// RSA_TOP
module RSA_TOP (
    clk, rst_n, in_valid,
    in_p, in_q, in_e, in_c,
    out_valid, out_m
);
For scale: ~180 flip-flops, roughly 36 I/O pins, ~110,000 µm² of cells after synthesis.
clock: 120.0 ns
lec_check: 0
cap_margin: 20
core_aspect_ratio: 1.85
core_margin: 10
core_utilization: 57
cts_cluster_diameter: 333
cts_cluster_size: 100
gpl_routability_driven: 0
gpl_timing_driven: 1
hold_slack_margin: 0.28
max_routing_layer: met5
min_routing_layer: met1
slew_margin: 5
tns_end_percent: 5
run.sh (not shown) runs the stock make flow with config.mk's settings and CLKGATE_MAP_FILE=.
Edit:
- CORE_ASPECT_RATIO: 1.85 -> not set
- CORE_MARGIN: 10 -> 2
- CORE_UTILIZATION: 57 -> 40
- CTS_CLUSTER_DIAMETER: 333 -> not set
- CTS_CLUSTER_SIZE: 100 -> not set
- GPL_ROUTABILITY_DRIVEN: 0 -> not set
- GPL_TIMING_DRIVEN: 1 -> not set
- HOLD_SLACK_MARGIN: 0.28 -> not set
- MAX_ROUTING_LAYER: met5 -> not set
- MIN_ROUTING_LAYER: met1 -> not set
- SLEW_MARGIN: 5 -> 20
- TNS_END_PERCENT: 5 -> not set
- clock period: 120.0 -> 90.0 ns (I/O delays scaled with it)
Synthesized area does not change.
Worst hold slack stays flat.
Global-route usage shrinks by 10 points.
Routed wire length shrinks by 12%.
Clock-buffer cell count stays the same.
Edit:
- clock period: 90.0 -> 143.0 ns (I/O delays scaled with it)
Outcome: Non-clock buffer count shrinks by 3. Routed wire length is about the same. Synthesized area stays the same. Setup slack improved by 47000 ps. Cell count hardly moves.
Edit:
- CORE_UTILIZATION: 40 -> 70
- PLACE_DENSITY: not set -> 0.65
- clock period: 143.0 -> 72.9 ns (I/O delays scaled with it)
Now the flow finished with setup timing left; utilization goes up by 35 points; design area goes up by 5.1%; setup slack degrades by 54000 ps; via count goes up by 9.7%; register-to-register slack degrades by 54000 ps; maximum frequency goes up by 22%; hold slack degrades by 3.1 ps; synthesized cell count stays the same; count of clock-buffer cells in the layout goes up by 1; routed wire length goes up by 8.9%.
Edit:
- ABC_AREA: not set -> 1
- CORE_UTILIZATION: 70 -> 65
- CTS_CLUSTER_DIAMETER: not set -> 340
- CTS_CLUSTER_SIZE: not set -> 95
- PLACE_DENSITY: 0.65 -> not set
- clock period: 72.9 -> 36.9 ns (I/O delays scaled with it)
Now the flow did not get past 5_1_grt with GRT-0116.
Synthesized area is lower by 0.95%.
Die size is higher by 6.6%.
Synthesized cell count is higher by 13%.
Edit:
- ABC_AREA: 1 -> not set
- CORE_UTILIZATION: 65 -> 10
- CTS_CLUSTER_DIAMETER: 340 -> not set
- CTS_CLUSTER_SIZE: 95 -> not set
- clock period: 36.9 -> 104.0 ns (I/O delays scaled with it)
Effect: With this change the flow passed the timing, design-rule and antenna checks; die size went up to 6.5 times its value; area after synthesis went up by 0.96%; synthesized cell count went down by 12%.

========
Starting RTL as in the previous note.
clock: 104.0 ns
lec_check: 0
abc_area: 1
cap_margin: 20
core_aspect_ratio: 0.89
core_margin: 2
core_utilization: 72
cts_cluster_diameter: 34
cts_cluster_size: 26
gpl_timing_driven: 1
max_routing_layer: met4
min_routing_layer: met1
place_density: 0.5
slew_margin: 5
tns_end_percent: 75
Rerun with:
==> flow/config.mk (replaced) <==
export PLATFORM = sky130hd
export DESIGN_NAME = RSA_TOP
export DESIGN_NICKNAME = RSA_TOP
export VERILOG_FILES = /design/flow/design.v
export SDC_FILE = /design/flow/constraint.sdc
export NUM_CORES = 4
export LEC_CHECK = 0
export CAP_MARGIN = 20
export CORE_MARGIN = 2
export CORE_UTILIZATION = 68
export SLEW_MARGIN = 20
==> flow/constraint.sdc (replaced) <==
create_clock -name core_clock -period 25.5 [get_ports {clk}]
set_input_delay 5.1000 -clock core_clock [delete_from_list [all_inputs] [get_ports {clk}]]
set_output_delay 5.1000 -clock core_clock [all_outputs]
set_load 0.01 [all_outputs]
Now the flow stopped in clock tree synthesis (4_1_cts) on DPL-0033.
Synthesized cell count goes down by 12%.
Die area goes up by 6.8%.
Synthesized area goes up by 0.96%.

========
## job 9094
Starting RTL as in the previous note.
Settings: LEC_CHECK=0, ABC_AREA=1, CAP_MARGIN=20, CORE_MARGIN=4, CORE_UTILIZATION=40, GPL_TIMING_DRIVEN=1, HOLD_SLACK_MARGIN=0.23, MAX_ROUTING_LAYER=met5, PLACE_DENSITY=0.66, SETUP_SLACK_MARGIN=5.0, SLEW_MARGIN=20, TNS_END_PERCENT=65; clock period 54.8 ns.
STATUS run=job 9094 STAGES=ALL_DONE FINAL_CHECKS=FAILED CAUSE=setup timing
Input changes introduced in job 9723 (baseline for comparison: job 9094):
Settings: a change of PLACE_DENSITY from 0.66 to 0.57; a change of SLEW_MARGIN from 20 to 40; a change of CORE_UTILIZATION from 40 to 26; a change of MAX_ROUTING_LAYER from met5 to met4.
## What came out
- Job 9723 against job 9094: clock skew +0.014 ns; wire length flat.
- private_D[5]$_DFFE_PN0P_ as the end of the critical path was reported by job 9723, and private_D[3]$_DFFE_PN0P_ by job 9094.
- Of job 9094 and job 9723, not a single run came through the flow clean.
- Every stage of job 9094 finished as expected; the final checks, on the other hand, flagged setup timing, which means the layout fails.
- In job 9723 the implementation completed, yet the final layout does not meet the checks, the culprit being setup timing.
- Going from job 9094 to job 9723, the global-route wire length before repair was found to have gone up by 2.3%.
diff inputs: job 9723 => job 1664
Settings: swapping 26 for 51 in CORE_UTILIZATION; swapping met4 for met5 in MAX_ROUTING_LAYER; swapping 4 for 7 in CORE_MARGIN.
[summary]
Job 1664: all stages done; final checks FAILED (setup timing).
On job 1664: final worst setup slack is 0.71 ns lower than what job 9723 gave.
Side by side, setup clock skew after layout turned out lower in job 1664 than in job 9723.
The run showing the smaller share of the clock period used by the worst path after layout is job 9723.
In the reports for job 1664 and job 9723, the larger fraction of the core area occupied by cells at floorplan belongs to job 1664.
~same number of logic gates in job 1664 and job 9723
Relative to job 1664, the following input files were edited for job 1674:
Settings: CORE_UTILIZATION: 51 -> 72; CORE_MARGIN: 7 -> 2; TNS_END_PERCENT: 65 -> 10; HOLD_SLACK_MARGIN: 0.23 -> unset; CTS_CLUSTER_DIAMETER: unset -> 208; SLEW_MARGIN: 40 -> 20; MAX_ROUTING_LAYER: met5 -> unset; GPL_TIMING_DRIVEN: 1 -> unset; PLACE_DENSITY: 0.57 -> unset; CTS_CLUSTER_SIZE: unset -> 98; the clock period (ns, I/O delays scaled along): 54.8 -> 48.1.
### Flow results
Job 1664 → job 1674: post-layout worst setup margin has decreased; cell count in the Yosys report has remained practically unchanged; final cycle utilization of the critical path has increased. Going from job 1664 to job 1674, the met3 global-route usage was found to have gone up by 7.0 points. There was hardly any difference in synthesized cell count between job 1674 and job 1664. First-iteration DRC count: job 1674 vs job 1664 up 6010. The fmax in job 1674 sits 6.9% below the value recorded for job 1664. Although job 1674 finished all stages, its layout failed final checks on setup timing. Job 1674 vs job 1664 — sequential portion of the cell area rose 0.24 points.

========
RSA_TOP again, from the RTL that the note above started with.
make LEC_CHECK=0 ABC_AREA=1 CAP_MARGIN=10 CELL_PAD_IN_SITES_DETAIL_PLACEMENT=1 CELL_PAD_IN_SITES_GLOBAL_PLACEMENT=2 CORE_MARGIN=9 CORE_UTILIZATION=40 CTS_CLUSTER_SIZE=31 GPL_ROUTABILITY_DRIVEN=0 HOLD_SLACK_MARGIN=0.2 MAX_ROUTING_LAYER=met4 MIN_ROUTING_LAYER=met2 PLACE_DENSITY_LB_ADDON=0.1 SETUP_SLACK_MARGIN=5.0 SLEW_MARGIN=40 finish   # period 53.3 ns
The starting point failed in 5_1_grt (GRT-0232).
Change:
- CAP_MARGIN: 10 -> 20
- CELL_PAD_IN_SITES_GLOBAL_PLACEMENT: 2 -> 1
- CORE_MARGIN: 9 -> 2
- HOLD_SLACK_MARGIN: 0.2 -> default
- MIN_ROUTING_LAYER: met2 -> default
- PLACE_DENSITY_LB_ADDON: 0.1 -> default
- SETUP_SLACK_MARGIN: 5.0 -> default
Effect:
- This time the run reached the layout checks and failed them: negative setup slack
- die size falls by 5.2%
- synthesized cell count stays the same
- area after synthesis stays the same
Change:
- ABC_AREA: 1 -> default
- CELL_PAD_IN_SITES_DETAIL_PLACEMENT: 1 -> default
- CELL_PAD_IN_SITES_GLOBAL_PLACEMENT: 1 -> default
- CORE_UTILIZATION: 40 -> 72
- CTS_CLUSTER_SIZE: 31 -> default
- GPL_ROUTABILITY_DRIVEN: 0 -> default
- MAX_ROUTING_LAYER: met4 -> default
- SETUP_SLACK_MARGIN: default -> 2.16
- SLEW_MARGIN: 40 -> 20
- clock period: 53.3 -> 14.4 ns (I/O delays scaled with it)
The new run failed in 3_5_place_dp on DPL-0033.
Die area fell by 44%.
Synthesized area climbs by 0.96%.
Synthesized cell count came out lower by 12%.

========
RSA_TOP again, from the RTL that the note above started with.
clock: 90.0 ns
lec_check: 0
cap_margin: 40
core_aspect_ratio: 0.5
core_margin: 10
core_utilization: 25
cts_cluster_diameter: 285
cts_cluster_size: 99
gpl_routability_driven: 0
slew_margin: 5
tns_end_percent: 5
Change:
Settings changed: CAP_MARGIN 40 to 35, CORE_ASPECT_RATIO 0.5 to not set, CORE_UTILIZATION 25 to 60, GPL_ROUTABILITY_DRIVEN 0 to not set, SLEW_MARGIN 5 to 20, TNS_END_PERCENT 5 to 50.
After rerunning: The new run finished with timing, DRC and antenna clean; synthesized cell count stays the same; routed wire length increases by 0.54%; worst hold slack improves by 0.0048 ns; flip-flop count does not change; worst setup slack degrades by 0.55 ns; final area decreases by 3.5%; core utilization goes up by 36 points; synthesized area does not change; non-clock buffer count went up by 10.
Change:
Settings changed: CAP_MARGIN 35 to 20, CORE_MARGIN 10 to 2, CORE_UTILIZATION 60 to 40, CTS_CLUSTER_DIAMETER 285 to not set, CTS_CLUSTER_SIZE 99 to not set, TNS_END_PERCENT 50 to not set.
Clock period 90.0 ns to 85.7 ns, I/O delays scaled along.
Effect: Die area grows by well over a third. Synthesized area stays the same. Count of clock-buffer cells in the layout drops by 1. Setup slack gets better by 0.25 ns. Routed wire length decreases by a few percent. Clock skew barely changes.
